==> flow/design.v (excerpt) <==
module alu(
		input  FPUCLK,
		input  [31:0] A, B,
		input  [2:0]  CTRL,
		output reg [31:0] OUT
	);
Settings: LEC_CHECK=0, CAP_MARGIN=20, CELL_PAD_IN_SITES_DETAIL_PLACEMENT=2, CORE_MARGIN=2, CORE_UTILIZATION=40, CTS_CLUSTER_SIZE=73, HOLD_SLACK_MARGIN=-0.07, PLACE_DENSITY_LB_ADDON=0.13, SETUP_SLACK_MARGIN=-0.47, SLEW_MARGIN=20; clock period 5.5 ns.
run.sh (not shown) runs the stock make flow with config.mk's settings and CLKGATE_MAP_FILE=.
The baseline finished but fails on negative setup slack.
==> next run, changes <==
CELL_PAD_IN_SITES_DETAIL_PLACEMENT = unset   (was 2)
CORE_UTILIZATION = 45   (was 40)
CTS_CLUSTER_SIZE = unset   (was 73)
HOLD_SLACK_MARGIN = unset   (was -0.07)
PLACE_DENSITY_LB_ADDON = unset   (was 0.13)
SETUP_SLACK_MARGIN = 0.74   (was -0.47)
clock period = 2.95 ns   (was 5.5 ns; I/O delays follow)
Result: The changed run finished but failed the layout checks on negative setup slack; worst setup slack is worse by 1600 ps; total power grows by well over a third; design area grows by a quarter to a third; utilization grows by 20 points; clock-buffer cell count shrinks by 3; combinational power grows to 2.5 times its value; register-to-register slack is worse by 1600 ps; maximum frequency grows by about a fifth; critical path depth shrinks by 3.
==> next run, changes <==
CORE_UTILIZATION = 72   (was 45)
CTS_CLUSTER_DIAMETER = 29   (was unset)
CTS_CLUSTER_SIZE = 37   (was unset)
SETUP_SLACK_MARGIN = 1.36   (was 0.74)
clock period = 4.57 ns   (was 2.95 ns; I/O delays follow)
With this change the flow aborted during clock tree synthesis (4_1_cts) (DPL-0033).
Synthesized cell count stays the same.
Die area goes down by 37%.
Area after synthesis does not change.
==> next run, changes <==
CORE_UTILIZATION = 71   (was 72)
CTS_CLUSTER_DIAMETER = 188   (was 29)
CTS_CLUSTER_SIZE = 17   (was 37)
SETUP_SLACK_MARGIN = 1.34   (was 1.36)
clock period = 5.15 ns   (was 4.57 ns; I/O delays follow)
With this change the flow stopped in global routing (5_1_grt) with GRT-0232. Die size rises by 1.4%. Synthesized cell count stays the same. Area after synthesis is unchanged.
==> next run, changes <==
ABC_AREA = 1   (was unset)
CORE_UTILIZATION = 72   (was 71)
CTS_CLUSTER_DIAMETER = 338   (was 188)
CTS_CLUSTER_SIZE = 10   (was 17)
SETUP_SLACK_MARGIN = unset   (was 1.34)
clock period = 4.65 ns   (was 5.15 ns; I/O delays follow)
With this change the flow completed, yet does not pass: negative setup slack.
Area after synthesis grows by 1.5%.
Die size stays flat.
Synthesized cell count grows by 24%.
==> next run, changes <==
ABC_AREA = unset   (was 1)
CORE_UTILIZATION = 66   (was 72)
CTS_CLUSTER_DIAMETER = unset   (was 338)
CTS_CLUSTER_SIZE = 17   (was 10)
clock period = 5.15 ns   (was 4.65 ns; I/O delays follow)
The new run completed, yet does not pass: negative setup slack.
Die size came out higher by 7.2%.
Power shrinks by about 5.4%.
Core utilization goes down by 5.2 points.
Global-route usage goes down by 14 points.
Wire length goes down by 26%.

* * *

Starting RTL as in the previous note.
// alu
module alu(
		input  FPUCLK,
		input  [31:0] A, B,
		input  [2:0]  CTRL,
		output reg [31:0] OUT
	);
clock: 5.14 ns
lec_check: 0
cap_margin: 20
cell_pad_in_sites_detail_placement: 0
cell_pad_in_sites_global_placement: 0
core_margin: 2
core_utilization: 72
cts_cluster_diameter: 386
cts_cluster_size: 17
gpl_routability_driven: 1
gpl_timing_driven: 1
min_routing_layer: met1
place_density: 0.78
slew_margin: 10
The baseline produced a layout that fails on setup timing.
Rerun with:
CELL_PAD_IN_SITES_DETAIL_PLACEMENT = not set   (was 0)
CELL_PAD_IN_SITES_GLOBAL_PLACEMENT = not set   (was 0)
CORE_UTILIZATION = 69   (was 72)
CTS_CLUSTER_DIAMETER = not set   (was 386)
CTS_CLUSTER_SIZE = not set   (was 17)
GPL_ROUTABILITY_DRIVEN = not set   (was 1)
GPL_TIMING_DRIVEN = not set   (was 1)
MIN_ROUTING_LAYER = not set   (was met1)
PLACE_DENSITY = not set   (was 0.78)
SLEW_MARGIN = 20   (was 10)
clock period = 5.38 ns   (was 5.14 ns; I/O delays follow)
After rerunning: The changed run reached the layout checks and failed them: setup timing; die size rises by a few percent; wire length falls by roughly a tenth; worst setup slack gains 0.052 ns; clock power rises by about a fifth; non-clock buffer count falls by 1; via count falls by a few percent; cell count rises slightly; critical path depth rises by 2.
Rerun with:
CORE_UTILIZATION = 57   (was 69)
CTS_CLUSTER_SIZE = 62   (was not set)
SETUP_SLACK_MARGIN = 0.74   (was not set)
TNS_END_PERCENT = 5   (was not set)
clock period = 2.95 ns   (was 5.38 ns; I/O delays follow)
After rerunning: The new run completed, yet does not pass: setup timing; routed wire length rose by a few percent; total power went up by well over a third; worst setup slack is worse by 2.0 ns; fmax is higher by a little under a tenth.
Rerun with:
CORE_UTILIZATION = 40   (was 57)
CTS_CLUSTER_SIZE = not set   (was 62)
SETUP_SLACK_MARGIN = not set   (was 0.74)
TNS_END_PERCENT = not set   (was 5)
clock period = 5.38 ns   (was 2.95 ns; I/O delays follow)
Result:
- The new run passed the timing, design-rule and antenna checks
- flip-flop count does not change
- utilization came out lower by 31 points
- cell area came out lower by roughly a tenth
- power came out lower by well over a third
- non-clock buffer count came out lower by 197
- setup slack improved by 2.3 ns
- critical path depth is unchanged
- global-route usage came out lower by 12 points

* * *

## v38
alu again, from the RTL that the note above started with.
clock: 4.64 ns
lec_check: 0
abc_area: 1
cap_margin: 20
core_margin: 2
core_utilization: 71
cts_cluster_diameter: 320
cts_cluster_size: 17
hold_slack_margin: -0.1
place_density: 0.66
slew_margin: 20
v38 finished all stages; however, its layout fails the closing checks, the failures being setup timing.
Edits applied to the flow inputs when going from v38 to v6:
Settings: CTS_CLUSTER_SIZE: 17 -> unset; SETUP_SLACK_MARGIN: unset -> 0.38; PLACE_DENSITY: 0.66 -> unset; CORE_UTILIZATION: 71 -> 62; HOLD_SLACK_MARGIN: -0.1 -> unset; CTS_CLUSTER_DIAMETER: 320 -> unset; TNS_END_PERCENT: unset -> 5; ABC_AREA: 1 -> unset; the clock period (ns, I/O delays scaled along): 4.64 -> 1.26.
### Flow results
Stage in which a tool error killed v6: 5_1_grt.
Measured against each other, v6 and v38 differ in Yosys chip area, the higher figure coming from v38.
Of v6 and v38, it is v6 that has the higher post-synthesis share of cell area spent on xor and xnor gates.
For the buffers inserted during post-CTS setup optimization, v6 came in 20 higher than v38 did.
Summary of v6 over v38: area of the core region picked up an extra about 12%, overall chip area picked up an extra about 12%, number of gates resized after cts picked up an extra 282, multiplexer fraction of the synthesized cell area picked up an extra 6.6 points.
Setup changes, v6 to v8
Settings: CORE_UTILIZATION changed from 62 to 72; SETUP_SLACK_MARGIN removed (was 0.38).
--- outcome ---
- v8 never completed; the flow aborted with a tool error in 4_1_cts.
- Summary of v8 over v6: worst setup slack after placement lower; number of standard cells reported by yosys roughly the same; simple-gate portion of the synthesized area roughly the same; overall die area lower; pre-placement core utilization higher.
- Across both runs, vertical extent of the die was lower for v8 than for v6.
- Diff v8..v6 | share of cell area taken by muxes after synthesis | unchanged
- Number of standard cells after synthesis: v8 vs v6 identical
Inputs modified between v8 and v47:
Settings: putting CTS_CLUSTER_DIAMETER at 67 where nothing was set.
Notes after the runs:
Run status, v47: aborted in 4_1_cts, error DPL-0038
Stage in which a tool error killed v8: 4_1_cts.
From v8 to v47, number of enable-type register cells in the synthesized netlist did not move at all.
Die span in x came out exactly the same in v8 and v47.
Area after synthesis: v8 vs v47 identical
v8 -> v47: simple-gate area share of the yosys netlist delta 0, exact match
As far as area of the chip goes, v47 and v8 are indistinguishable; the numbers are identical.
Comparing v47 against v8, there is no change at all in synthesized cell count.
The share of synthesized cell area in and-or and or-and compound cells on v47 is in line with that on v8.
v8 and v47 ended up with nearly the same area reported by Yosys stat.
v47 -> v8: last weighted congestion value of the routability-driven placer flat
Re post-synthesis share of cell area spent on full adders, half adders and majority gates: no difference whatsoever between v8 and v47.

* * *

## job 7382
Starting RTL as in the previous note.
// alu
module alu(
		input  FPUCLK,
		input  [31:0] A, B,
		input  [2:0]  CTRL,
		output reg [31:0] OUT
	);
==> flow/config.mk <==
export PLATFORM = sky130hd
export DESIGN_NAME = alu
export DESIGN_NICKNAME = alu
export VERILOG_FILES = /design/flow/design.v
export SDC_FILE = /design/flow/constraint.sdc
export NUM_CORES = 4
export LEC_CHECK = 0
export ABC_AREA = 1
export CAP_MARGIN = 20
export CORE_MARGIN = 2
export CORE_UTILIZATION = 71
export CTS_CLUSTER_SIZE = 36
export PLACE_DENSITY = 0.64
export SETUP_SLACK_MARGIN = -0.18
export SLEW_MARGIN = 20
==> flow/constraint.sdc <==
create_clock -name core_clock -period 4.94 [get_ports {FPUCLK}]
set_input_delay 0.9880 -clock core_clock [delete_from_list [all_inputs] [get_ports {FPUCLK}]]
set_output_delay 0.9880 -clock core_clock [all_outputs]
set_load 0.01 [all_outputs]
The layout from job 7382, despite a flow that completed every stage, fails the layout checks, with the failing checks listed as negative setup slack.
Edits applied to the flow inputs when going from job 7382 to job 7500:
Settings: CORE_UTILIZATION changed from 71 to 66; ABC_AREA removed (was 1); SETUP_SLACK_MARGIN changed from -0.18 to 0.97; CTS_CLUSTER_SIZE removed (was 36); PLACE_DENSITY removed (was 0.64); the clock period (ns, I/O delays scaled along) changed from 4.94 to 3.75.
Findings:
- As for a clean layout from job 7500 and job 7382, there is none.
- Delta (job 7500 minus job 7382): number of port buffers saw little to no change, TritonCTS buffer count lower, synthesized chip area reported by yosys fell 220 µm², total die size grew by 5.8%, buffers inserted during post-CTS setup optimization +52.
- Compared with job 7382, job 7500 shows a site row count that is 3.8% higher.
- Summary: with job 7382 as the reference, synthesized cell area in job 7500 moved down slightly.
- Cmp job 7500 and job 7382 / synthesized-area fraction occupied by and/or/nand/nor cells / lower: job 7500
- Per the comparison of job 7500 with job 7382, post-cts repair resize count up 192, synthesized cell count down about 20%, area after detailed placement up about 10%.
- Main logic family after synthesis: simple AND/OR/NAND/NOR gates -> job 7382, AND-OR/OR-AND gates -> job 7500
The inputs of job 9145 differ from those of job 7500 as listed below.
Settings: SETUP_SLACK_MARGIN removed (was 0.97); CORE_UTILIZATION changed from 66 to 62; the clock period (ns, I/O delays scaled along) changed from 3.75 to 1.26.
Notes after the runs:
STATUS HPWL reported at the end of detailed placement: job 9145 loses against job 7500
Job 9145 against job 7500; total die size is up by a few percent.
Diff job 7500 and job 9145: number of rows in the core area higher in job 9145
Job 9145 never completed, since it errored out during global routing (5_1_grt).
Taking job 9145 over job 7500, the post-CTS setup buffer count ratio works out to 1.3.
The area of the core reported for job 9145 is greater than that of job 7500 by 0.0011 mm².
Relative to job 9145, the following input files were edited for job 2162:
Settings: swapping 62 for 40 in CORE_UTILIZATION; swapping 1.26 for 5.5 in the clock period (ns, I/O delays scaled along).
Notes after the runs:
Across job 9145 and job 2162, a clean result was obtained everywhere but in job 9145.
Comparing job 9145 against job 2162, there is no change at all in area fraction in mux cells.
Job 2162 reports a lower number of instances resized during post-cts repair than job 9145 does.
Job 9145 -> job 2162: placer's final routability congestion estimate flat
Comparing the two runs side by side, job 2162 comes out behind job 9145 on die area.
The following lists how job 3134 was set up differently from job 2162:
Settings: setting CTS_CLUSTER_SIZE to 76 for the first time; setting CELL_PAD_IN_SITES_DETAIL_PLACEMENT to 0 for the first time; setting CORE_ASPECT_RATIO to 1.12 for the first time; changing SLEW_MARGIN from 20 to 25; changing CORE_UTILIZATION from 40 to 16; setting GPL_TIMING_DRIVEN to 1 for the first time; setting PLACE_DENSITY_LB_ADDON to 0.19 for the first time; setting SETUP_SLACK_MARGIN to 0.57 for the first time; setting MIN_ROUTING_LAYER to met2 for the first time.
==> comparison <==
- Job 2162 → job 3134: biggest fanout along the worst timing path climbed 1; wire length higher; via count climbed 4843.
- Compared with job 2162, job 3134 shows a lower share of the cycle needed by the critical path after routing.
- Job 3134 gives more die outline width than job 2162 did.
Power figures rest on the tool's default switching activity, not on a simulated workload.
